==> flow/design.v (excerpt) <==
module ascon
(
    input  logic         clock,            
    input  logic         reset_n,          
    input  logic         i_sys_enable,     
    input  logic         i_start,          
    input  logic         i_data_valid,     
    input  logic [ 63:0] i_data,           
    input  logic [127:0] i_key,            
    input  logic [127:0] i_nonce,          
    output logic [ 63:0] o_cipher,         
    output logic [127:0] o_tag,            
    output logic         o_valid_cipher,   
    output logic         o_done,           
    output logic         o_ready           
);
export LEC_CHECK = 0
export CAP_MARGIN = 20
export CORE_MARGIN = 2
export CORE_UTILIZATION = 70
export CTS_CLUSTER_DIAMETER = 359
export CTS_CLUSTER_SIZE = 13
export SETUP_SLACK_MARGIN = 0.4
export SLEW_MARGIN = 20
create_clock -name core_clock -period 4.2 [get_ports {clock}]
run.sh (not shown) runs the stock make flow with config.mk's settings and CLKGATE_MAP_FILE=.
Next try:
ABC_AREA = 1   (was default)
CTS_CLUSTER_DIAMETER = 400   (was 359)
CTS_CLUSTER_SIZE = 15   (was 13)
SETUP_SLACK_MARGIN = default   (was 0.4)
clock period = 3.45 ns   (was 4.2 ns; I/O delays follow)
Result: With this change the flow never finished: it broke off in global routing; synthesized cell count went up by 56%; synthesized area went down by 2.4%; die area went down by 2.4%.
Next try:
ABC_AREA = default   (was 1)
CORE_UTILIZATION = 65   (was 70)
CTS_CLUSTER_DIAMETER = default   (was 400)
CTS_CLUSTER_SIZE = default   (was 15)
clock period = 9.82 ns   (was 3.45 ns; I/O delays follow)
The new run produced a clean layout.
Synthesized cell count decreases by a quarter to a third.
Area after synthesis goes up by a few percent.
Die size went up by roughly a tenth.
Next try:
CORE_UTILIZATION = 72   (was 65)
CTS_CLUSTER_SIZE = 51   (was default)
MAX_ROUTING_LAYER = met4   (was default)
SETUP_SLACK_MARGIN = 1.25   (was default)
clock period = 4.3 ns   (was 9.82 ns; I/O delays follow)
This time the run aborted during clock tree synthesis, error DPL-0038.
Die size came out lower by 9.6%.
Synthesized cell count does not change.
Area after synthesis stays the same.

* * *

fjord:
Starting RTL as in the previous note.
// ascon
module ascon
(
    input  logic         clock,            
    input  logic         reset_n,          
    input  logic         i_sys_enable,     
    input  logic         i_start,          
    input  logic         i_data_valid,     
    input  logic [ 63:0] i_data,           
    input  logic [127:0] i_key,            
    input  logic [127:0] i_nonce,          
    output logic [ 63:0] o_cipher,         
    output logic [127:0] o_tag,            
    output logic         o_valid_cipher,   
    output logic         o_done,           
    output logic         o_ready           
);
Settings: LEC_CHECK=0, CAP_MARGIN=20, CELL_PAD_IN_SITES_DETAIL_PLACEMENT=0, CELL_PAD_IN_SITES_GLOBAL_PLACEMENT=0, CORE_ASPECT_RATIO=0.8, CORE_MARGIN=2, CORE_UTILIZATION=72, CTS_CLUSTER_DIAMETER=344, CTS_CLUSTER_SIZE=20, GPL_TIMING_DRIVEN=1, HOLD_SLACK_MARGIN=0.2, MAX_ROUTING_LAYER=met4, PLACE_DENSITY_LB_ADDON=0.01, SETUP_SLACK_MARGIN=1.39, SLEW_MARGIN=20, TNS_END_PERCENT=5; clock period 4.81 ns.
For onyx, these inputs were changed with respect to fjord:
Settings: a deleted CELL_PAD_IN_SITES_DETAIL_PLACEMENT that had been 0; a deleted PLACE_DENSITY_LB_ADDON that had been 0.01; a deleted CORE_ASPECT_RATIO that had been 0.8; a deleted TNS_END_PERCENT that had been 5; a deleted CELL_PAD_IN_SITES_GLOBAL_PLACEMENT that had been 0; a deleted CTS_CLUSTER_DIAMETER that had been 344; a deleted GPL_TIMING_DRIVEN that had been 1; a deleted HOLD_SLACK_MARGIN that had been 0.2; a change of SETUP_SLACK_MARGIN from 1.39 to -0.25; a deleted CTS_CLUSTER_SIZE that had been 20; a change of the clock period (ns, I/O delays scaled along) from 4.81 to 3.25.
==> results <==
onyx failed in 5_1_grt with GRT-0232.
Reported for fjord and onyx, count of port buffers added during placement turned out identical to the last digit.
The total of hold buffers inserted after clock tree synthesis reported for onyx is greater than that of fjord by 1.
onyx: buffers inserted during post-CTS setup optimization lower than fjord
Width of the die of onyx falls short of that of fjord by more than 10%.
Compared with fjord, onyx shows core utilization at floorplan lower by 0.37 points.
Re number of levels the H-tree was split into: onyx is 1 up on fjord.
fjord and onyx ended up with nearly the same netlist area before placement.
There was hardly any difference in area of the die between fjord and onyx.
Delta (onyx minus fjord): number of core rows rose by 11; maximum clock insertion buffer count stayed essentially flat.
Changes in ember relative to onyx:
Settings: removing MAX_ROUTING_LAYER (formerly met4); removing SETUP_SLACK_MARGIN (formerly -0.25); changing CORE_UTILIZATION from 72 to 40; changing the clock period (ns, I/O delays scaled along) from 3.25 to 10.0.
## What came out
- ember closes out successfully: all stages finished, all timing, DRC and antenna checks passed.
- Number of clock buffers inserted by TritonCTS was lower in onyx than in ember.
- onyx -> ember: share of async-settable or async-resettable flops after synthesis delta 0, exact match
- Die area delta (ember − onyx): unfavourable
- HPWL after detailed placement is lower on onyx
- On area of the core region, the higher figure sits with ember, not onyx.
- From onyx to ember, sink count of the clock tree did not move at all.
--- input diff ember..pepper ---
Settings: putting GPL_TIMING_DRIVEN at 0 where nothing was set; putting ABC_AREA at 0 where nothing was set; putting CELL_PAD_IN_SITES_GLOBAL_PLACEMENT at 1 where nothing was set; putting MIN_ROUTING_LAYER at met2 where nothing was set; putting CTS_CLUSTER_SIZE at 83 where nothing was set; putting MAX_ROUTING_LAYER at met4 where nothing was set; swapping 2 for 7 in CORE_MARGIN; putting SETUP_SLACK_MARGIN at 2.89 where nothing was set; swapping 40 for 47 in CORE_UTILIZATION; putting PLACE_DENSITY_LB_ADDON at 0.1 where nothing was set; swapping 20 for 35 in CAP_MARGIN.
==> results <==
ember: done, clean on timing, DRC and antenna
Run status, pepper: aborted in 5_1_grt, error GRT-0116
On weighted congestion reported at the end of routability-driven placement, the lower figure sits with ember, not pepper.
pepper ended with less die span in x than ember.
pepper vs. ember: number of H-tree levels stayed essentially flat, placeable core region fell by 20000 um^2.
ember → pepper: instance count after placement with tap cells included saw an increase; die area down 13000 um^2.
Input-level comparison between willow and pepper:
Settings: a deleted MAX_ROUTING_LAYER that had been met4; a change of CORE_UTILIZATION from 47 to 71; a deleted CELL_PAD_IN_SITES_GLOBAL_PLACEMENT that had been 1; a deleted ABC_AREA that had been 0; a deleted PLACE_DENSITY_LB_ADDON that had been 0.1; an added PLACE_DENSITY of 0.64; a change of CAP_MARGIN from 35 to 20; a deleted CTS_CLUSTER_SIZE that had been 83; a deleted GPL_TIMING_DRIVEN that had been 0; a deleted SETUP_SLACK_MARGIN that had been 2.89; a change of CORE_MARGIN from 7 to 2; a deleted MIN_ROUTING_LAYER that had been met2; a change of the clock period (ns, I/O delays scaled along) from 10.0 to 3.97.
## What came out
pepper -> willow: floorplan net count delta 0, exact match. willow vs. pepper: share of synthesized cell area in and-or and or-and compound cells shows no meaningful change; core area lower; I/O pin count held steady. Going from pepper to willow, adder-cell share of the synthesized area roughly the same; estimated wirelength of the detail-placed design lower. The final report for willow shows a completed flow and a layout that fails verification, specifically negative setup slack. pepper failed in 5_1_grt with GRT-0116. pepper -> willow: post-synthesis share of cell area spent on and, or, nand and nor gates delta 0, exact match. Compared with pepper, willow shows worst setup slack before clock tree synthesis lower by 3150 ps. | number of I/O port buffers | pepper vs willow | ≈ equal |.
What lagoon does differently from willow at the input level:
Settings: putting MAX_ROUTING_LAYER at met4 where nothing was set; clearing PLACE_DENSITY, which used to be 0.64; putting CTS_CLUSTER_DIAMETER at 362 where nothing was set; putting HOLD_SLACK_MARGIN at -0.1 where nothing was set; swapping 3.97 for 3.6 in the clock period (ns, I/O delays scaled along).
### Flow results
- lagoon vs. willow: setup slack of the critical path after layout -120 ps, post-place setup slack down 130 ps, transition time of the tightest slew-check pin moved down, design area increased 1500 um^2.
- NOTE wire length of the first global-routing pass willow->lagoon increased slightly
- STATUS detailed-route via count: lagoon loses against willow
- lagoon completed end to end; final checks failed (negative setup slack).
